## P
Design mainModule, start of the top module:
module mainModule(
		input clk, input reset,
		output [31:0] imem_addr, input [31:0] imem_data,
		output wb_alu_we, output [2:0] wb_alu_rd, output [31:0] wb_alu_data,
		output wb_mem_we, output [2:0] wb_mem_rd, output [7:0] wb_mem_data,
		output [3:0] flags
	);
make LEC_CHECK=0 CAP_MARGIN=15 CORE_MARGIN=3 CORE_UTILIZATION=30 CTS_CLUSTER_DIAMETER=310 GPL_TIMING_DRIVEN=0 SLEW_MARGIN=20 finish   # period 10.0 ns
run.sh (not shown) runs the stock make flow with config.mk's settings and CLKGATE_MAP_FILE=.
For Q, these inputs were changed with respect to P:
diff --git a/flow/config.mk b/flow/config.mk
--- a/flow/config.mk
+++ b/flow/config.mk
@@ -8,5 +8,4 @@
-export CAP_MARGIN = 15
-export CORE_MARGIN = 3
-export CORE_UTILIZATION = 30
-export CTS_CLUSTER_DIAMETER = 310
-export GPL_TIMING_DRIVEN = 0
+export CAP_MARGIN = 20
+export CORE_MARGIN = 2
+export CORE_UTILIZATION = 72
+export PLACE_DENSITY = 0.66
==> flow/constraint.sdc <==
create_clock -name core_clock -period 5.78 [get_ports {clk}]
set_input_delay 1.1560 -clock core_clock [delete_from_list [all_inputs] [get_ports {clk}]]
set_output_delay 1.1560 -clock core_clock [all_outputs]
set_load 0.01 [all_outputs]
==> comparison <==
Relative to P, horizontal die dimension has decreased by about 35% in Q.
Q finished all stages; layout check result: FAIL, due to setup timing.
Hold slack in Q is 7.0 ps below P.
Relative to P, combinational fraction of the cell area has increased by 2.4 points in Q.
The die of Q is smaller than the one used in P.
When the final numbers for Q and P were put side by side, the sequential power turned out to be greater in Q.
Against P, fmax in Q came out better.


mainModule again, from the RTL that the note above started with.
// mainModule
module mainModule(
		input clk, input reset,
		output [31:0] imem_addr, input [31:0] imem_data,
		output wb_alu_we, output [2:0] wb_alu_rd, output [31:0] wb_alu_data,
		output wb_mem_we, output [2:0] wb_mem_rd, output [7:0] wb_mem_data,
		output [3:0] flags
	);
	wire IF_flush, ID_flush, EX_flush; 
	wire pcWrite, p1_pipeline_regWrite;
	wire p2_pipeline_regWrite, p2_pipeline_stall;
	wire hu_pcWrite, hu_p1_regWrite, hu_stall;
	wire p3_pipeline_regWrite = 1'b1;
	wire [1:0]  f_mem_reg_rn_sel, f_alu_reg_rm_sel, f_alu_reg_rn_sel;	 
	wire [1:0] f_mem_reg_rd_sel;
	wire f_memStage_mem_rd_sel;
	wire [31:0] p2_pc_branchTarget, pc_jumpTarget; 
	wire [1:0] pcSrc;
	wire [15:0] p1_aluInstr, p1_memInstr;  
	wire [31:0] p1_pc_plus4;
	IFStage the_IFStage(
		clk, reset, p1_pipeline_regWrite, IF_flush, 
		pcWrite, 	p2_pc_branchTarget, pc_jumpTarget, 
		pcSrc,  
		p1_aluInstr, p1_memInstr, p1_pc_plus4,
		imem_addr, imem_data
	);
	wire p2_memRead, p2_memWrite, p2_alu_regWrite, p2_mem_regWrite, p2_flag_regWrite;
	wire p2_aluOp, p2_aluSrcB;
	wire p2_isBranch, p2_isJump; 
	wire p3_memRead, p3_memWrite, p3_alu_regWrite, p3_mem_regWrite;
	wire p4_alu_regWrite, p4_mem_regWrite;
	wire [2:0] p2_alu_rm, p2_alu_rn, p2_alu_rd, p2_mem_rn, p2_mem_rd;
	wire [2:0] p3_alu_rd, p3_mem_rd;
	wire [2:0] p4_alu_rd, p4_mem_rd;
	wire [31:0] p2_alu_reg_rm, p2_alu_reg_rn, p2_mem_reg_rn, p2_mem_reg_rd;  
	wire [31:0] p2_alu_imm, p2_memOffset;
	wire [7:0] p3_mem_reg_rd;
	wire [31:0] p3_alu_aluOut, p3_mem_address;
	wire [31:0] p4_alu_aluOut, p4_mem_memOut;
	wire [31:0] f_mem_reg_rn_1, f_mem_reg_rn_2, f_mem_reg_rn_3;	 
  ...
==> flow/config.mk <==
export PLATFORM = sky130hd
export DESIGN_NAME = mainModule
export DESIGN_NICKNAME = mainModule
export VERILOG_FILES = /design/flow/design.v
export SDC_FILE = /design/flow/constraint.sdc
export NUM_CORES = 4
export LEC_CHECK = 0
export CAP_MARGIN = 35
export CELL_PAD_IN_SITES_DETAIL_PLACEMENT = 2
export CELL_PAD_IN_SITES_GLOBAL_PLACEMENT = 3
export CORE_ASPECT_RATIO = 1.07
export CORE_MARGIN = 2
export CORE_UTILIZATION = 67
export CTS_CLUSTER_DIAMETER = 245
export CTS_CLUSTER_SIZE = 19
export GPL_ROUTABILITY_DRIVEN = 0
export GPL_TIMING_DRIVEN = 0
export MAX_ROUTING_LAYER = met4
export MIN_ROUTING_LAYER = met1
export PLACE_DENSITY_LB_ADDON = 0.09
export SETUP_SLACK_MARGIN = -0.75
export SLEW_MARGIN = 20
==> flow/constraint.sdc <==
create_clock -name core_clock -period 10.2 [get_ports {clk}]
set_input_delay 2.0400 -clock core_clock [delete_from_list [all_inputs] [get_ports {clk}]]
set_output_delay 2.0400 -clock core_clock [all_outputs]
set_load 0.01 [all_outputs]
The starting point did not get past 3_1_place_gp_skip_io (FLW-0024).
==> next run, changes <==
CORE_ASPECT_RATIO = 0.81   (was 1.07)
MAX_ROUTING_LAYER = met5   (was met4)
SETUP_SLACK_MARGIN = default   (was -0.75)
Effect: The changed run did not get past 3_1_place_gp_skip_io on FLW-0024; synthesized cell count is unchanged; area after synthesis stays the same; die size is about the same.
==> next run, changes <==
CAP_MARGIN = 20   (was 35)
CELL_PAD_IN_SITES_DETAIL_PLACEMENT = default   (was 2)
CELL_PAD_IN_SITES_GLOBAL_PLACEMENT = default   (was 3)
CORE_ASPECT_RATIO = default   (was 0.81)
CORE_UTILIZATION = 40   (was 67)
CTS_CLUSTER_DIAMETER = default   (was 245)
CTS_CLUSTER_SIZE = default   (was 19)
GPL_ROUTABILITY_DRIVEN = default   (was 0)
GPL_TIMING_DRIVEN = default   (was 0)
MAX_ROUTING_LAYER = default   (was met5)
MIN_ROUTING_LAYER = default   (was met1)
PLACE_DENSITY = 0.6   (was default)
PLACE_DENSITY_LB_ADDON = default   (was 0.09)
clock period = 8.25 ns   (was 10.2 ns; I/O delays follow)
After rerunning: This time the run completed without violations; die area is higher by about 70%; area after synthesis does not change; synthesized cell count stays the same.
==> next run, changes <==
SETUP_SLACK_MARGIN = 0.43   (was default)
=> The changed run ran to the end with no violations; power hardly moves; final area hardly moves; critical path depth is unchanged; global-route usage stays the same; wire length hardly moves; synthesized area is unchanged; setup slack is better by 0.34 ns; sequential share of layout area stays flat; synthesized cell count stays the same.
==> next run, changes <==
CORE_UTILIZATION = 59   (was 40)
PLACE_DENSITY = default   (was 0.6)
SETUP_SLACK_MARGIN = default   (was 0.43)
clock period = 4.58 ns   (was 8.25 ns; I/O delays follow)
- This time the run finished with setup timing left
- design area increases by 10%
- maximum frequency increases by 25%
- total power increases by 94%
- hold slack gets better by 0.0040 ns
- routed wire length decreases by 2.6%
- critical path depth does not change
- sequential cell count is unchanged
- non-clock buffer count increases by 399


mainModule again, from the RTL that the note above started with.
Settings: LEC_CHECK=0, CAP_MARGIN=5, CELL_PAD_IN_SITES_GLOBAL_PLACEMENT=3, CORE_ASPECT_RATIO=1.34, CORE_MARGIN=2, CORE_UTILIZATION=49, CTS_CLUSTER_DIAMETER=315, GPL_ROUTABILITY_DRIVEN=1, MIN_ROUTING_LAYER=met2, PLACE_DENSITY_LB_ADDON=0.29, SLEW_MARGIN=20; clock period 14.0 ns.
The first run never finished: it broke off in global placement without I/O with FLW-0024.
Change:
- CELL_PAD_IN_SITES_GLOBAL_PLACEMENT: 3 -> default
- CORE_ASPECT_RATIO: 1.34 -> default
- CORE_UTILIZATION: 49 -> 40
- CTS_CLUSTER_DIAMETER: 315 -> 188
- GPL_ROUTABILITY_DRIVEN: 1 -> default
- MIN_ROUTING_LAYER: met2 -> default
- PLACE_DENSITY: default -> 0.6
- PLACE_DENSITY_LB_ADDON: 0.29 -> default
- clock period: 14.0 -> 10.0 ns (I/O delays scaled with it)
Outcome: The new run finished clean. Synthesized cell count stays the same. Die area is higher by 22%. Synthesized area stays the same.
Change:
- CAP_MARGIN: 5 -> 20
- CORE_UTILIZATION: 40 -> 55
- CTS_CLUSTER_DIAMETER: 188 -> default
- PLACE_DENSITY: 0.6 -> default
- clock period: 10.0 -> 4.58 ns (I/O delays scaled with it)
Result:
- This time the run finished but fails on setup timing
- final area grows by 9.9%
- die size shrinks by 27%
- synthesized cell count stays the same
- clock skew shrinks by 0.017 ns
- clock power grows by 110%
- setup slack gets worse by 3.4 ns


Setup of the previous run:
mainModule again, from the RTL that the note above started with.
clock: 5.17 ns
lec_check: 0
cap_margin: 20
core_margin: 2
core_utilization: 72
cts_cluster_size: 57
place_density_lb_addon: 0.0
setup_slack_margin: -0.4
slew_margin: 20
The previous run: all stages done; final checks FAILED (setup timing).
[inputs] the current run vs the previous run
# the previous run
export LEC_CHECK = 0
export CAP_MARGIN = 20
export CORE_MARGIN = 2
export CORE_UTILIZATION = 72
export CTS_CLUSTER_SIZE = 57
export PLACE_DENSITY_LB_ADDON = 0.0
export SETUP_SLACK_MARGIN = -0.4
export SLEW_MARGIN = 20
create_clock -name core_clock -period 5.17 [get_ports {clk}]
# the current run
export LEC_CHECK = 0
export CAP_MARGIN = 20
export CORE_MARGIN = 2
export CORE_UTILIZATION = 47
export PLACE_DENSITY = 0.6
export SLEW_MARGIN = 20
create_clock -name core_clock -period 8.25 [get_ports {clk}]
Results
Compared with the previous run, in the current run number of buffer and inverter stages on the critical path went down, required time of the critical path went up, least setup slack across all paths after layout up 1.80 ns, met3 usage in global routing went down.
The current run ended up with met4 as its top layer reached by signal wires; the previous run ended up with met5.
On die boundary height: between the previous run and the current run, it ends up higher for the current run.
Looking at pin count of the biggest net entering global routing, the current run sits 28 above the previous run.
The current run reached the final stage; the timing, design-rule and antenna checks on its layout passed.
Relative to the previous run, total length of routed wires increased by 2800 um in the current run.
Against the previous run, the current run comes in 3.0 points higher on proportion of power drawn by the clock network.
Power is estimated from default activity; no workload was simulated.
